==> run a: inputs <==
==> flow/design.v <==
module floating_Mult(
    input               clk, 
    input               rst,
    input       [31:0]  OperandA,
    input       [31:0]  OperandB,
    input               in_valid,
    output              zero_exponent,  
    output              Exception,  
    output              NaN,  
    output reg          out_valid,
    output reg  [31:0]  out
);
    reg sign_out;
    reg normalize;  
    reg [7:0] Exponent_out;
    reg [22:0] Mantissa_out;
    reg [23:0] OperandA_reg, OperandB_reg;  
    reg [47:0] Mantissa_product;
    localparam BIAS = 127;
    always @(*) begin
        out = 32'b0;
        out_valid = 1'b0;
        sign_out = 1'b0;
        normalize = 1'b0;
        Exponent_out = 8'b0;
        Mantissa_out = 23'b0;
        OperandA_reg = 24'b0;
        OperandB_reg = 24'b0;
        Mantissa_product = 48'b0;
        if(~rst) begin
            out = 32'b0;
            out_valid = 1'b0;
        end
        else if(in_valid) begin 
            sign_out = OperandA[31] ^ OperandB[31];
       		OperandA_reg = (|OperandA[30:23]) ? {1'b1, OperandA[22:0]} : {1'b0, OperandA[22:0]};
            OperandB_reg = (|OperandB[30:23]) ? {1'b1, OperandB[22:0]} : {1'b0, OperandB[22:0]};
            Mantissa_product = OperandA_reg * OperandB_reg;
            normalize = Mantissa_product[47];  
            if(~normalize && ~zero_exponent) begin
      			Mantissa_product = Mantissa_product << 1 ;
      			Mantissa_out = Mantissa_product[46:24] + Mantissa_product[23] ;  
      			normalize = Mantissa_product[47];
      			Exponent_out = (OperandA[30:23] + OperandB[30:23] - BIAS);
    		end
  			else begin
  				Mantissa_out = Mantissa_product [46:24];  
  				Exponent_out = (OperandA[30:23] + OperandB[30:23] - BIAS) + normalize;
  			end
            if (zero_exponent) begin
                out = 32'b0;
                out_valid = 1'b1;
            end
            else if(NaN) begin
                out = {sign_out,8'b1111_1111, 23'b111_1111_1111_1111_1111_1111};
                out_valid = 1'b1;
            end
            else if(Exception) begin
                out = {sign_out,8'b1111_1111,23'b0};
                out_valid = 1'b1;
            end
            else if (normalize) begin
                out = {sign_out, Exponent_out, Mantissa_out};
                out_valid = 1'b1;
            end
        end
        else begin  
            out = 32'b0;
            out_valid = 1'b0;
        end
    end
    assign Exception = ( ( (&OperandA[30:23]) && (OperandA[22:0] == 0) )   || ( (&OperandB[30:23]) && (OperandB[22:0] == 0) ) ) ? 1'b1 : 1'b0;
    assign zero_exponent = ((OperandA[30:23] == 0) | (OperandB[30:23] == 0)) ? 1'b1 : 1'b0;
    assign NaN =( ( (OperandA[30:23] == 8'b1111_1111) && (OperandA [22:0] != 23'b0) ) || ( (OperandB[30:23] == 8'b1111_1111) && (OperandB [22:0] != 23'b0) ) ) ? 1 : 0; 
endmodule
module Adder(
    input               clk,
    input               rst,
    input       [31:0]  OperandA,
    input       [31:0]  OperandB,
    input               in_valid,
    output              Exception,  
    output              zero_exponent,
    output              NaN,
    output reg out_valid,
output reg [31:0] out
    );
reg signA;
reg [23:0] mantissaA;
reg [7:0] expA;
reg signB;
reg [23:0] mantissaB;
reg [7:0] expB, expB_new;
reg [24:0] mantissa_sum;
reg [23:0] mantissaB_shift;
reg sign_out;
reg [7:0] exp_out;
reg [22:0] mantissa_out;
reg [8:0] Diff_exponent;  
integer norm_i;
always @(*) begin
    out = 32'b0;
    out_valid = 1'b0;
    expB_new = 8'b0;
    mantissa_sum = 25'b0;
    mantissaB_shift = 24'b0;
    sign_out = 1'b0;
    exp_out = 8'b0;
    mantissa_out = 23'b0;
    Diff_exponent = 9'b0;
    signA = OperandA [31];
    expA = OperandA [30:23];
    mantissaA = (|OperandA[30:23]) ? {1'b1, OperandA[22:0]} : {1'b0, OperandA[22:0]};
    signB = OperandB [31];
    expB = OperandB [30:23];
    mantissaB = (|OperandB[30:23]) ? {1'b1, OperandB[22:0]} : {1'b0, OperandB[22:0]};
    if (~rst) begin
        out = 32'b0;
        out_valid = 1'b0;
    end
    else if(in_valid) begin
       if (expA < expB) begin
            {signA, expA, mantissaA, signB, expB, mantissaB} = {signB, expB, mantissaB, signA, expA, mantissaA};
        end
        Diff_exponent = expA - expB ;
        expB_new = expB + Diff_exponent ;
        mantissaB_shift = (Diff_exponent > 0) ? mantissaB >> Diff_exponent : mantissaB ;
        exp_out = expA;
        if(signA == signB) begin
            mantissa_sum = mantissaA + mantissaB_shift;
            sign_out = signA;
        end
        else begin
        if(mantissaA >= mantissaB_shift) begin
            mantissa_sum = mantissaA - mantissaB_shift;
            sign_out = signA;
        end
        else begin
            mantissa_sum = mantissaB_shift - mantissaA;
            sign_out = signB ;
        end
        end
        if(mantissa_sum[24]) begin
            mantissa_sum = mantissa_sum >> 1;  
            exp_out = exp_out + 1 ;
        end 
        for (norm_i = 0; norm_i < 24; norm_i = norm_i + 1)
            if (~ mantissa_sum[23] & (|mantissa_sum) )
            begin
            mantissa_sum = mantissa_sum << 1;
            exp_out = exp_out - 1;
            end
        mantissa_out = mantissa_sum[22:0];
         if(NaN) begin
            out = {sign_out,8'b1111_1111, 23'b111_1111_1111_1111_1111_1111};
            out_valid = 1'b1;
        end
        else if(Exception) begin
            out = {sign_out,8'b1111_1111,23'b0};
            out_valid = 1'b1;
        end
        else begin
            out = {sign_out, exp_out, mantissa_out};
            out_valid = 1'b1;
        end
    end
    else begin
        out_valid = 1'b0;
    end
end
assign NaN =( ( (OperandA[30:23] == 8'b1111_1111) && (OperandA [22:0] != 23'b0) ) || ( (OperandB[30:23] == 8'b1111_1111) && (OperandB [22:0] != 23'b0) ) ) ? 1 : 0;
assign Exception = ( ( (&OperandA[30:23]) && (OperandA[22:0] == 0) )   || ( (&OperandB[30:23]) && (OperandB[22:0] == 0) ) ) ? 1'b1 : 1'b0;
endmodule 
module Accumulator(
    input               clk, 
    input               rst,
    input    [31:0]     IN1,
    input               in_valid,
    input [7:0]         kernel_size,
    output reg [31:0]   Accumulator,
    output reg              output_valid
    );
wire [31:0] out;
wire [15:0] counter_tmp;
reg  [15:0] counter ;
assign counter_tmp = kernel_size*kernel_size;
always @(posedge clk or negedge rst) begin
    if(~rst) begin
        Accumulator <= 0;
        output_valid <= 0;
        counter <= 0;
    end
    else if (in_valid) begin
      counter <= counter + 1 ;
        if (counter == counter_tmp-1)
          begin
            counter <= 0;
            output_valid <= 1;
            Accumulator <= (counter == 0) ? IN1 : out;  
          end
        else if (counter == 0)begin
          Accumulator <= IN1;  
          output_valid <= 0;
        end
       else
         begin
        Accumulator <= out;
        output_valid <= 0;
         end
    end
    else begin
      Accumulator <= Accumulator;  
      output_valid <= 0;
      end
end
        Adder add_inst(
            .clk(clk),
            .rst(rst),
            .OperandA(IN1),
            .OperandB(Accumulator),
            .in_valid(in_valid),
            .Exception(),
            .zero_exponent(),
            .NaN(),
            .out_valid(),
            .out(out)
        );
endmodule 
module conv_mac (
    input         clk,
    input         rst,           
    input         in_valid,
    input  [31:0] OperandA,      
    input  [31:0] OperandB,      
    input  [7:0]  kernel_size,
    output        out_valid,
    output [31:0] result
);
wire        acc_en;
wire [31:0] mult_result;
floating_Mult multiplier(
    .clk(clk),
    .rst(rst),
    .OperandA(OperandA),
    .OperandB(OperandB),
    .in_valid(in_valid),
    .zero_exponent(),
    .Exception(),
    .NaN(),
    .out_valid(acc_en),
    .out(mult_result)
);
Accumulator accumulator(
    .clk(clk),
    .rst(rst),
    .IN1(mult_result),
    .in_valid(acc_en),
    .Accumulator(result),
    .output_valid(out_valid),
    .kernel_size(kernel_size)
);
endmodule
==> flow/run.sh <==
#!/bin/bash
# the make line also repeats each setting of config.mk as NAME=value (left out here)
make -C /OpenROAD-flow-scripts/flow DESIGN_CONFIG=/design/flow/config.mk WORK_HOME=/design/flow/orfs CLKGATE_MAP_FILE= finish
==> flow/config.mk <==
export PLATFORM = sky130hd
export DESIGN_NAME = conv_mac
export DESIGN_NICKNAME = conv_mac
export VERILOG_FILES = /design/flow/design.v
export SDC_FILE = /design/flow/constraint.sdc
export NUM_CORES = 4
export LEC_CHECK = 0
export ABC_AREA = 1
export CAP_MARGIN = 15
export CORE_MARGIN = 2
export CORE_UTILIZATION = 72
export CTS_CLUSTER_DIAMETER = 238
export CTS_CLUSTER_SIZE = 99
export PLACE_DENSITY = 0.43
export SETUP_SLACK_MARGIN = 3.23
export SLEW_MARGIN = 20
export TNS_END_PERCENT = 10
==> flow/constraint.sdc <==
create_clock -name core_clock -period 25.1 [get_ports {clk}]
set_input_delay 5.0200 -clock core_clock [delete_from_list [all_inputs] [get_ports {clk}]]
set_output_delay 5.0200 -clock core_clock [all_outputs]
set_load 0.01 [all_outputs]
==> run b: changes against run a <==
- CAP_MARGIN: 15 -> 20
- CELL_PAD_IN_SITES_DETAIL_PLACEMENT: unset -> 2
- CORE_UTILIZATION: 72 -> 62
- CTS_CLUSTER_DIAMETER: 238 -> 53
- CTS_CLUSTER_SIZE: 99 -> unset
- GPL_TIMING_DRIVEN: unset -> 0
- MIN_ROUTING_LAYER: unset -> met2
- PLACE_DENSITY: 0.43 -> unset
- SETUP_SLACK_MARGIN: 3.23 -> unset
- SLEW_MARGIN: 20 -> 0
- TNS_END_PERCENT: 10 -> 65
==> flow/constraint.sdc (replaced) <==
create_clock -name core_clock -period 43.3 [get_ports {clk}]
set_input_delay 8.6600 -clock core_clock [delete_from_list [all_inputs] [get_ports {clk}]]
set_output_delay 8.6600 -clock core_clock [all_outputs]
set_load 0.01 [all_outputs]
==> results.txt <==
Implementation numbers.

- The run stopped with a tool error.
- The flow halted during 3_5_place_dp.
- The first error in the log reads "[ERROR DPL-0033] detailed placement checks failed during check placement".
- The die width is 271 um.
- The row count is 97.
- The placement summary gives the final routability congestion estimate as 1.16.
the above is filed under run b

==> results.txt <==
Implementation numbers.

- The tool reported: "[ERROR DPL-0033] detailed placement checks failed during check placement".
- It got as far as 4_1_cts and failed there.
- The run stopped with a tool error.
- The row count is 90.
the above is filed under run a


========
==> inputs of job 3258 <==
Starts from the design.v that is shown in full above.
export LEC_CHECK = 0
export ABC_AREA = 0
export CAP_MARGIN = 15
export CELL_PAD_IN_SITES_DETAIL_PLACEMENT = 0
export CELL_PAD_IN_SITES_GLOBAL_PLACEMENT = 2
export CORE_MARGIN = 2
export CORE_UTILIZATION = 43
export CTS_CLUSTER_DIAMETER = 336
export CTS_CLUSTER_SIZE = 99
export MAX_ROUTING_LAYER = met4
export MIN_ROUTING_LAYER = met1
export PLACE_DENSITY_LB_ADDON = 0.3
export SLEW_MARGIN = 20
export TNS_END_PERCENT = 35
create_clock -name core_clock -period 74.6 [get_ports {clk}]
run.sh (not shown) runs the stock make flow with config.mk's settings and CLKGATE_MAP_FILE=.
==> job 8935: changes against job 3258 <==
Settings changed: ABC_AREA 0 to not set, CAP_MARGIN 15 to 20, CELL_PAD_IN_SITES_DETAIL_PLACEMENT 0 to not set, CELL_PAD_IN_SITES_GLOBAL_PLACEMENT 2 to not set, CORE_UTILIZATION 43 to 55, CTS_CLUSTER_DIAMETER 336 to not set, CTS_CLUSTER_SIZE 99 to not set, MAX_ROUTING_LAYER met4 to not set, MIN_ROUTING_LAYER met1 to not set, PLACE_DENSITY_LB_ADDON 0.3 to not set, TNS_END_PERCENT 35 to not set.
==> flow/constraint.sdc (replaced) <==
create_clock -name core_clock -period 43.0 [get_ports {clk}]
set_input_delay 8.6000 -clock core_clock [delete_from_list [all_inputs] [get_ports {clk}]]
set_output_delay 8.6000 -clock core_clock [all_outputs]
set_load 0.01 [all_outputs]
==> comparison <==
In count of clock-buffer cells in the layout, job 3258 and job 8935 do not differ. Between job 3258 and job 8935, the lower critical path depth is in job 8935 (gap 1). Setup slack: job 3258 is higher than job 8935 (23 ns). Sequential cell count is the same in job 3258 and job 8935. Global-route usage: job 8935 is higher than job 3258 (6.2 points). Against job 3258, the routed wire length of job 8935 is lower by about 4.5%.

========
==> inputs of job 8989 <==
// conv_mac: RTL as listed in full above, without the edits since
clock: 37.4 ns
lec_check: 0
abc_area: 1
cap_margin: 20
core_margin: 2
core_utilization: 72
cts_cluster_diameter: 215
cts_cluster_size: 60
slew_margin: 20
==> job 6144 (differences from job 8989) <==
--- a/flow/config.mk
+++ b/flow/config.mk
@@ -7,8 +7,5 @@
 export LEC_CHECK = 0
-export ABC_AREA = 1
 export CAP_MARGIN = 20
 export CORE_MARGIN = 2
-export CORE_UTILIZATION = 72
-export CTS_CLUSTER_DIAMETER = 215
-export CTS_CLUSTER_SIZE = 60
+export CORE_UTILIZATION = 40
 export SLEW_MARGIN = 20
==> flow/constraint.sdc (replaced) <==
create_clock -name core_clock -period 43.0 [get_ports {clk}]
set_input_delay 8.6000 -clock core_clock [delete_from_list [all_inputs] [get_ports {clk}]]
set_output_delay 8.6000 -clock core_clock [all_outputs]
set_load 0.01 [all_outputs]
==> results <==
Job 8989 ran to the end with violations: negative setup slack. Job 6144 finished clean.
Between job 8989 and job 6144, the lower worst hold slack is in job 6144 (gap 0.041 ns).
Via count: job 6144 is lower than job 8989 (about 15%).
Between job 8989 and job 6144, the lower clock skew is in job 8989 (gap 0.0023 ns).
In sequential cell count, job 8989 and job 6144 do not differ.
Of job 6144 and job 8989, job 8989 has the higher non-clock buffer count (gap 172).

========
==> fjord: inputs <==
Starts from the design.v that is shown in full above.
clock: 37.3 ns
lec_check: 0
abc_area: 1
cap_margin: 5
cell_pad_in_sites_detail_placement: 0
cell_pad_in_sites_global_placement: 0
core_margin: 2
core_utilization: 72
cts_cluster_diameter: 348
max_routing_layer: met4
min_routing_layer: met1
place_density_lb_addon: 0.0
setup_slack_margin: 5.0
slew_margin: 20
==> sierra (differences from fjord) <==
==> flow/config.mk (replaced) <==
export PLATFORM = sky130hd
export DESIGN_NAME = conv_mac
export DESIGN_NICKNAME = conv_mac
export VERILOG_FILES = /design/flow/design.v
export SDC_FILE = /design/flow/constraint.sdc
export NUM_CORES = 4
export LEC_CHECK = 0
export ABC_AREA = 1
export CAP_MARGIN = 20
export CORE_MARGIN = 2
export CORE_UTILIZATION = 69
export PLACE_DENSITY = 0.43
export SLEW_MARGIN = 20
==> flow/constraint.sdc (replaced) <==
create_clock -name core_clock -period 52.4 [get_ports {clk}]
set_input_delay 10.4800 -clock core_clock [delete_from_list [all_inputs] [get_ports {clk}]]
set_output_delay 10.4800 -clock core_clock [all_outputs]
set_load 0.01 [all_outputs]
==> impl_metrics.csv <==
group,metric,value,unit
outcome,status,"did not finish",
cts,cts_setup_buffers,58,
place,place_area,47100,um2
outcome,haltStage,"global routing",
place,place_inst,8050,
die,die_w,252,um
[end of results for fjord]
==> impl_metrics.csv <==
group,metric,value,unit
outcome,status,"no timing/DRC/antenna violations",
place,place_area,45500,um2
die,die_w,257,um
place,place_inst,8002,
detailed_routing,drt_iter0_drc,5557,
layout,regArea,1230,um2
[end of results for sierra]

========
==> v33: inputs <==
RTL: the design.v shown in full above, as it stands there.
Settings: LEC_CHECK=0, ABC_AREA=1, CAP_MARGIN=15, CELL_PAD_IN_SITES_DETAIL_PLACEMENT=0, CELL_PAD_IN_SITES_GLOBAL_PLACEMENT=0, CORE_MARGIN=2, CORE_UTILIZATION=68, CTS_CLUSTER_DIAMETER=231, CTS_CLUSTER_SIZE=74, HOLD_SLACK_MARGIN=0.29, MAX_ROUTING_LAYER=met4, MIN_ROUTING_LAYER=met1, SETUP_SLACK_MARGIN=-2.0, SLEW_MARGIN=20; clock period 33.9 ns.
==> v6: changes against v33 <==
==> flow/config.mk (replaced) <==
export PLATFORM = sky130hd
export DESIGN_NAME = conv_mac
export DESIGN_NICKNAME = conv_mac
export VERILOG_FILES = /design/flow/design.v
export SDC_FILE = /design/flow/constraint.sdc
export NUM_CORES = 4
export LEC_CHECK = 0
export ABC_AREA = 1
export CAP_MARGIN = 0
export CORE_ASPECT_RATIO = 0.52
export CORE_MARGIN = 2
export CORE_UTILIZATION = 49
export CTS_CLUSTER_DIAMETER = 320
export CTS_CLUSTER_SIZE = 100
export SLEW_MARGIN = 20
export TNS_END_PERCENT = 5
==> flow/constraint.sdc (replaced) <==
create_clock -name core_clock -period 44.0 [get_ports {clk}]
set_input_delay 8.8000 -clock core_clock [delete_from_list [all_inputs] [get_ports {clk}]]
set_output_delay 8.8000 -clock core_clock [all_outputs]
set_load 0.01 [all_outputs]
==> v16: changes against v33 <==
==> flow/config.mk (replaced) <==
export PLATFORM = sky130hd
export DESIGN_NAME = conv_mac
export DESIGN_NICKNAME = conv_mac
export VERILOG_FILES = /design/flow/design.v
export SDC_FILE = /design/flow/constraint.sdc
export NUM_CORES = 4
export LEC_CHECK = 0
export ABC_AREA = 1
export CAP_MARGIN = 20
export CORE_MARGIN = 2
export CORE_UTILIZATION = 69
export CTS_CLUSTER_DIAMETER = 241
export CTS_CLUSTER_SIZE = 98
export SETUP_SLACK_MARGIN = -1.81
export SLEW_MARGIN = 20
==> flow/constraint.sdc (replaced) <==
create_clock -name core_clock -period 36.7 [get_ports {clk}]
set_input_delay 7.3400 -clock core_clock [delete_from_list [all_inputs] [get_ports {clk}]]
set_output_delay 7.3400 -clock core_clock [all_outputs]
set_load 0.01 [all_outputs]
==> results.yml <==
# synthesis and place-and-route metrics
final_timing:
  finalSetupViolCount: 10
  setup_ws_ns: -2.85
setup_path:
  crit_required_ns: 34.08
  regToRegSetupSlack_ns: 10.66
finish:
  fin_nets: 9303
  n_all_buffers: 1380
  syn2layout_area_growth_pct: 28.5
run_status:
  status: "failed layout checks"
  check.faults: "setup timing"
global_route:
  grt_pass1_vias: 52712
  met1_usage_pct: 56.5
[end of results for v33]
==> results.yml <==
# synthesis and place-and-route metrics
floorplanning:
  floorplan.core_util_pct: 70.0
final_timing:
  hold_viol: 0
  setup_ws_ns: -0.235
  finalSetupViolCount: 6
global_route:
  grt_pass1_vias: 45102
  met1_usage_pct: 53.0
finish:
  fin_nets: 8360
  flop_area_um2: 1230
  inv_count: 1474
  n_all_buffers: 427
  syn2layout_area_growth_pct: 10.5
setup_path:
  regToRegSetupSlack_ns: 13.50
  crit_required_ns: 36.93
  worst-path-max-fanout: 20
run_status:
  check.faults: "setup timing"
  status: "failed layout checks"
run:
  cap_viol_max_count: 0
route:
  first_pass_iters: 12
synth:
  area_leaders: "fa_1, nand2_1, inv_1, ha_1, nand3_1"
worst_hold_path:
  min_from: "accumulator.counter[10]$_DFFE_PN0P_"
[end of results for v16]
==> results.yml <==
# synthesis and place-and-route metrics
run_status:
  status: "no timing/DRC/antenna violations"
finish:
  syn2layout_area_growth_pct: 7.12
  clk_share_pct: 0.325
  fin_nets: 8207
  n_all_buffers: 290
setup_path:
  regToRegSetupSlack_ns: 17.91
  timing.rr.start: "accumulator.Accumulator[24]$_DFFE_PN0P_"
  crit_required_ns: 44.20
worst_hold_path:
  whs_path_depth: 2
global_route:
  met1_usage_pct: 61.7
  grt_pass1_vias: 43032
final_timing:
  finalSetupViolCount: 0
  setup_ws_ns: 1.92
  worst_pin_slew_ns: 1.27
  min_period_ns: 42.08
  clock-skew-final_ns: 0.00732
floorplanning:
  tapCellCount: 1215
route:
  vias: 47404
synth:
  synth_area_um2: 44200
  syn_inst: 7272
[end of results for v6]
